Design fpadd, start of the top module:
module fpadd (
    clk, reset, start,
    a, b,
    sum, 
    done
);
Size: ~2100 cells after synthesis, about 100 I/O pins, ~12000 um2 of cells after synthesis.
==> flow/config.mk <==
export PLATFORM = sky130hd
export DESIGN_NAME = fpadd
export DESIGN_NICKNAME = fpadd
export VERILOG_FILES = /design/flow/design.v
export SDC_FILE = /design/flow/constraint.sdc
export NUM_CORES = 4
export LEC_CHECK = 0
export ABC_AREA = 1
export CAP_MARGIN = 40
export CORE_MARGIN = 2
export CORE_UTILIZATION = 69
export CTS_CLUSTER_DIAMETER = 366
export CTS_CLUSTER_SIZE = 20
export GPL_ROUTABILITY_DRIVEN = 1
export SETUP_SLACK_MARGIN = -0.18
export SLEW_MARGIN = 20
export TNS_END_PERCENT = 70
==> flow/constraint.sdc <==
create_clock -name core_clock -period 2.58 [get_ports {clk}]
set_input_delay 0.5160 -clock core_clock [delete_from_list [all_inputs] [get_ports {clk}]]
set_output_delay 0.5160 -clock core_clock [all_outputs]
set_load 0.01 [all_outputs]
run.sh (not shown) runs the stock make flow with config.mk's settings and CLKGATE_MAP_FILE=.
The baseline completed and failed the layout checks on setup timing.
Change:
- ABC_AREA: 1 -> 0
- CAP_MARGIN: 40 -> 20
- CORE_UTILIZATION: 69 -> 70
- CTS_CLUSTER_DIAMETER: 366 -> unset
- CTS_CLUSTER_SIZE: 20 -> 23
- GPL_ROUTABILITY_DRIVEN: 1 -> unset
- SETUP_SLACK_MARGIN: -0.18 -> unset
- TNS_END_PERCENT: 70 -> unset
- clock period: 2.58 -> 2.06 ns (I/O delays scaled with it)
Outcome: Now the flow aborted during clock tree synthesis (4_1_cts) on DPL-0038; die size is lower by about 10%; synthesized cell count falls by 29%; synthesized area shrinks by about 10%.
Change:
- CAP_MARGIN: 20 -> 5
- CTS_CLUSTER_SIZE: 23 -> 20
- GPL_ROUTABILITY_DRIVEN: unset -> 0
- TNS_END_PERCENT: unset -> 70
- clock period: 2.06 -> 3.34 ns (I/O delays scaled with it)
The new run produced a clean layout.
Synthesized area stays the same.
Die size does not change.
Synthesized cell count stays the same.
Change:
- CORE_MARGIN: 2 -> 9
- CORE_UTILIZATION: 70 -> 55
- PLACE_DENSITY_LB_ADDON: unset -> 0.22
- clock period: 3.34 -> 2.17 ns (I/O delays scaled with it)
=>
- Now the flow completed, yet does not pass: setup timing
- power came out higher by 91%
- final area came out higher by 33%
- routed wire length came out higher by 68%
- cell count came out higher by 20%
- setup slack degrades by 1.2 ns
- die size came out higher by 52%

---

fpadd again, from the RTL that the note above started with.
clock: 2.5 ns
lec_check: 0
abc_area: 0
cap_margin: 5
core_margin: 2
core_utilization: 65
cts_cluster_diameter: 96
cts_cluster_size: 20
gpl_routability_driven: 1
max_routing_layer: met4
place_density_lb_addon: 0.22
setup_slack_margin: 0.71
slew_margin: 20
tns_end_percent: 70
The first run died in global routing (5_1_grt).
Then changed:
Settings changed: ABC_AREA 0 to not set, CAP_MARGIN 5 to 20, CORE_UTILIZATION 65 to 40, CTS_CLUSTER_DIAMETER 96 to not set, CTS_CLUSTER_SIZE 20 to not set, GPL_ROUTABILITY_DRIVEN 1 to not set, MAX_ROUTING_LAYER met4 to not set, PLACE_DENSITY_LB_ADDON 0.22 to not set, SETUP_SLACK_MARGIN 0.71 to not set, TNS_END_PERCENT 70 to not set.
Clock period 2.5 ns to 5.0 ns, I/O delays scaled along.
What happened: The changed run passed the timing, DRC and antenna checks; synthesized area does not change; synthesized cell count stays the same; die area goes up by 60%.
Then changed:
Settings changed: ABC_AREA set to 1, CORE_ASPECT_RATIO set to 0.5, CORE_UTILIZATION 40 to 59, CTS_CLUSTER_DIAMETER set to 378, CTS_CLUSTER_SIZE set to 98, PLACE_DENSITY set to 0.37, SETUP_SLACK_MARGIN set to 0.09, TNS_END_PERCENT set to 5.
Clock skew stays flat.
Setup slack is better by 0.43 ns.
Critical path depth falls by 4.
Synthesized area came out higher by roughly a tenth.
Then changed:
Settings changed: ABC_AREA 1 to not set, CORE_ASPECT_RATIO 0.5 to not set, CORE_UTILIZATION 59 to 21, CTS_CLUSTER_DIAMETER 378 to not set, CTS_CLUSTER_SIZE 98 to not set, PLACE_DENSITY 0.37 to not set, SETUP_SLACK_MARGIN 0.09 to not set, TNS_END_PERCENT 5 to not set.
Clock period 5.0 ns to 5.2 ns, I/O delays scaled along.
The new run finished clean.
Setup slack degrades by 0.41 ns.
Synthesized area drops by 9.6%.
Non-clock buffer count grows by 6.
Clock power went down by about 6%.
Final area came out lower by 5.0%.
Sequential power fell by about 20%.
Global-route usage is lower by 27 points.
Clock-buffer cell count shrinks by 1.
Then changed:
Settings changed: ABC_AREA set to 1, CORE_UTILIZATION 21 to 69, CTS_CLUSTER_SIZE set to 73, HOLD_SLACK_MARGIN set to -0.08.
Clock period 5.2 ns to 2.67 ns, I/O delays scaled along.
Outcome:
- The new run ran to the end with violations: negative setup slack
- non-clock buffer count went up by 27
- final area went up by a little under a tenth
- final cell count grows by roughly a tenth

---

## build 79
Starting RTL as in the previous note.
Design fpadd, start of the top module:
module fpadd (
    clk, reset, start,
    a, b,
    sum, 
    done
);
Settings: LEC_CHECK=0, ABC_AREA=0, CAP_MARGIN=15, CELL_PAD_IN_SITES_DETAIL_PLACEMENT=0, CORE_ASPECT_RATIO=0.5, CORE_MARGIN=9, CORE_UTILIZATION=55, CTS_CLUSTER_DIAMETER=53, CTS_CLUSTER_SIZE=20, GPL_ROUTABILITY_DRIVEN=0, MAX_ROUTING_LAYER=met5, MIN_ROUTING_LAYER=met1, PLACE_DENSITY=0.53, SETUP_SLACK_MARGIN=0.77, SLEW_MARGIN=20, TNS_END_PERCENT=70; clock period 3.11 ns.
Build 79 | status: complete | timing, DRC, antenna: pass
What build 29 does differently from build 79 at the input level:
- PLACE_DENSITY_LB_ADDON newly set to 0.22
- CTS_CLUSTER_DIAMETER removed (was 53)
- GPL_ROUTABILITY_DRIVEN changed from 0 to 1
- MAX_ROUTING_LAYER removed (was met5)
- MIN_ROUTING_LAYER removed (was met1)
- CAP_MARGIN changed from 15 to 5
- CORE_ASPECT_RATIO removed (was 0.5)
- CELL_PAD_IN_SITES_DETAIL_PLACEMENT removed (was 0)
- CORE_MARGIN changed from 9 to 2
- SETUP_SLACK_MARGIN removed (was 0.77)
- PLACE_DENSITY removed (was 0.53)
- CORE_UTILIZATION changed from 55 to 57
- the clock period (ns, I/O delays scaled along) changed from 3.11 to 2.17
Notes after the runs:
- Status(build 29) = ERROR, stage = global routing
- The worst-case setup slack after placement number comes out higher for build 79 vs build 29.
- Summary of build 29 over build 79: die outline width went down; post-synthesis share of cell area spent on and-or and or-and gates has remained practically unchanged; synthesized cell count level.
- Between build 29 and build 79, it is build 29 whose site row count is higher, by 15.
- The die used by build 29 is smaller than the one used by build 79.
Changes in build 4 relative to build 29:
- CAP_MARGIN changed from 5 to 20
- TNS_END_PERCENT removed (was 70)
- PLACE_DENSITY_LB_ADDON removed (was 0.22)
- ABC_AREA removed (was 0)
- GPL_ROUTABILITY_DRIVEN removed (was 1)
- CORE_UTILIZATION changed from 57 to 62
- CTS_CLUSTER_SIZE removed (was 20)
- the clock period (ns, I/O delays scaled along) changed from 2.17 to 3.12
==> results <==
Diff build 29..build 4 | area reported by Yosys stat | unchanged
Build 4 against build 29: area after synthesis stayed essentially flat, cell area after placement moved down, sequential-to-total area share from yosys stat stayed essentially flat.
Build 4: no failed stages, no open violations at the end
As far as multiplexer area fraction after synthesis goes, build 29 and build 4 are indistinguishable; the numbers are identical.
The following lists how build 17 was set up differently from build 4:
- PLACE_DENSITY now 0.67, previously not set
- SETUP_SLACK_MARGIN now 1.18, previously not set
- CORE_UTILIZATION now 72, was 62
- the clock period (ns, I/O delays scaled along) now 4.08, was 3.12
### Flow results
- Build 17 against build 4: total power consumption of the routed design lower; total global routing track utilization higher.
- Compared with build 4, build 17 degrades final area.

---

build 1:
fpadd again, from the RTL that the note above started with.
==> flow/config.mk <==
export PLATFORM = sky130hd
export DESIGN_NAME = fpadd
export DESIGN_NICKNAME = fpadd
export VERILOG_FILES = /design/flow/design.v
export SDC_FILE = /design/flow/constraint.sdc
export NUM_CORES = 4
export LEC_CHECK = 0
export ABC_AREA = 1
export CAP_MARGIN = 40
export CELL_PAD_IN_SITES_DETAIL_PLACEMENT = 2
export CORE_MARGIN = 5
export CORE_UTILIZATION = 40
export CTS_CLUSTER_DIAMETER = 334
export GPL_ROUTABILITY_DRIVEN = 0
export GPL_TIMING_DRIVEN = 0
export MAX_ROUTING_LAYER = met5
export SLEW_MARGIN = 20
==> flow/constraint.sdc <==
create_clock -name core_clock -period 2.69 [get_ports {clk}]
set_input_delay 0.5380 -clock core_clock [delete_from_list [all_inputs] [get_ports {clk}]]
set_output_delay 0.5380 -clock core_clock [all_outputs]
set_load 0.01 [all_outputs]
Build 1 never completed, since it errored out during detailed placement (3_5_place_dp).
The following lists how build 61 was set up differently from build 1:
Settings: GPL_TIMING_DRIVEN removed (was 0); CELL_PAD_IN_SITES_DETAIL_PLACEMENT removed (was 2); GPL_ROUTABILITY_DRIVEN removed (was 0); CORE_MARGIN changed from 5 to 2; CAP_MARGIN changed from 40 to 20; CORE_UTILIZATION changed from 40 to 55; MAX_ROUTING_LAYER removed (was met5); CTS_CLUSTER_DIAMETER removed (was 334); ABC_AREA removed (was 1); the clock period (ns, I/O delays scaled along) changed from 2.69 to 3.66.
Findings:
- Of build 1 and build 61, just one finished clean: build 61.
- Sort build 61 and build 1 by multiplexer share of the synthesized area, descending, and build 61 comes first.
- Post-synthesis xor/xnor area fraction (higher): build 61
- From build 1 to build 61 the numbers moved as follows: and-or/or-and share of the synthesized area saw an increase, synthesized instance count fell 595, die boundary width decreased by 21% relative to the old numbers, total die size shrank by about 40%.
- Summary — effective utilization at floorplan, build 61 relative to build 1: higher, by 15 points.
- Measured against build 61, the synthesis area per yosys of build 1 comes out at 1.11 times the reference value.
- The number of placement rows of build 61 is lower than that of build 1.
Input changes introduced in build 14 (baseline for comparison: build 61):
Settings: ABC_AREA newly set to 1; CORE_UTILIZATION changed from 55 to 70; the clock period (ns, I/O delays scaled along) changed from 3.66 to 2.51.
==> comparison <==
Wire length of the first global-routing pass on build 14 is behind build 61. On global-route usage: between build 61 and build 14, it ends up higher for build 14. In the final design statistics, build 14 uses more standard cells in total than build 61. Relative to build 61, the core utilization of build 14 is higher by 17 points. From build 61 to build 14 the numbers moved as follows: area of the multi-input gates saw an increase, post-route minimum period has decreased, net total in the final layout picked up an extra 635. Sum of met3 wire segment lengths after detailed routing (build 14 vs. build 61) increases by more than 100%. Run comparison: build 61 largest combinational cell category by area AND-OR/OR-AND gates; build 14 largest combinational cell category by area simple AND/OR/NAND/NOR gates.
Inputs modified between build 14 and build 90:
Settings: CTS_CLUSTER_SIZE newly set to 37; ABC_AREA changed from 1 to 0; SETUP_SLACK_MARGIN newly set to 0.3.
[summary]
- Build 14 finished every stage and its layout cleared the timing, DRC and antenna checks.
- Status: build 90 FAILED at clock tree synthesis (4_1_cts) (tool error)
- Summary of build 90 over build 14: area of the die shows a reduction of 9.3%; synthesized cell count shows a reduction of about 30%; worst slack after detailed placement shows a reduction of 0.35 ns; placed instance area shows a reduction of 1.4%.
- Synthesized area on build 90 is ahead of build 14.
- Build 90 does better than build 14 on area of the placeable core.
Power is estimated from default activity; no workload was simulated.
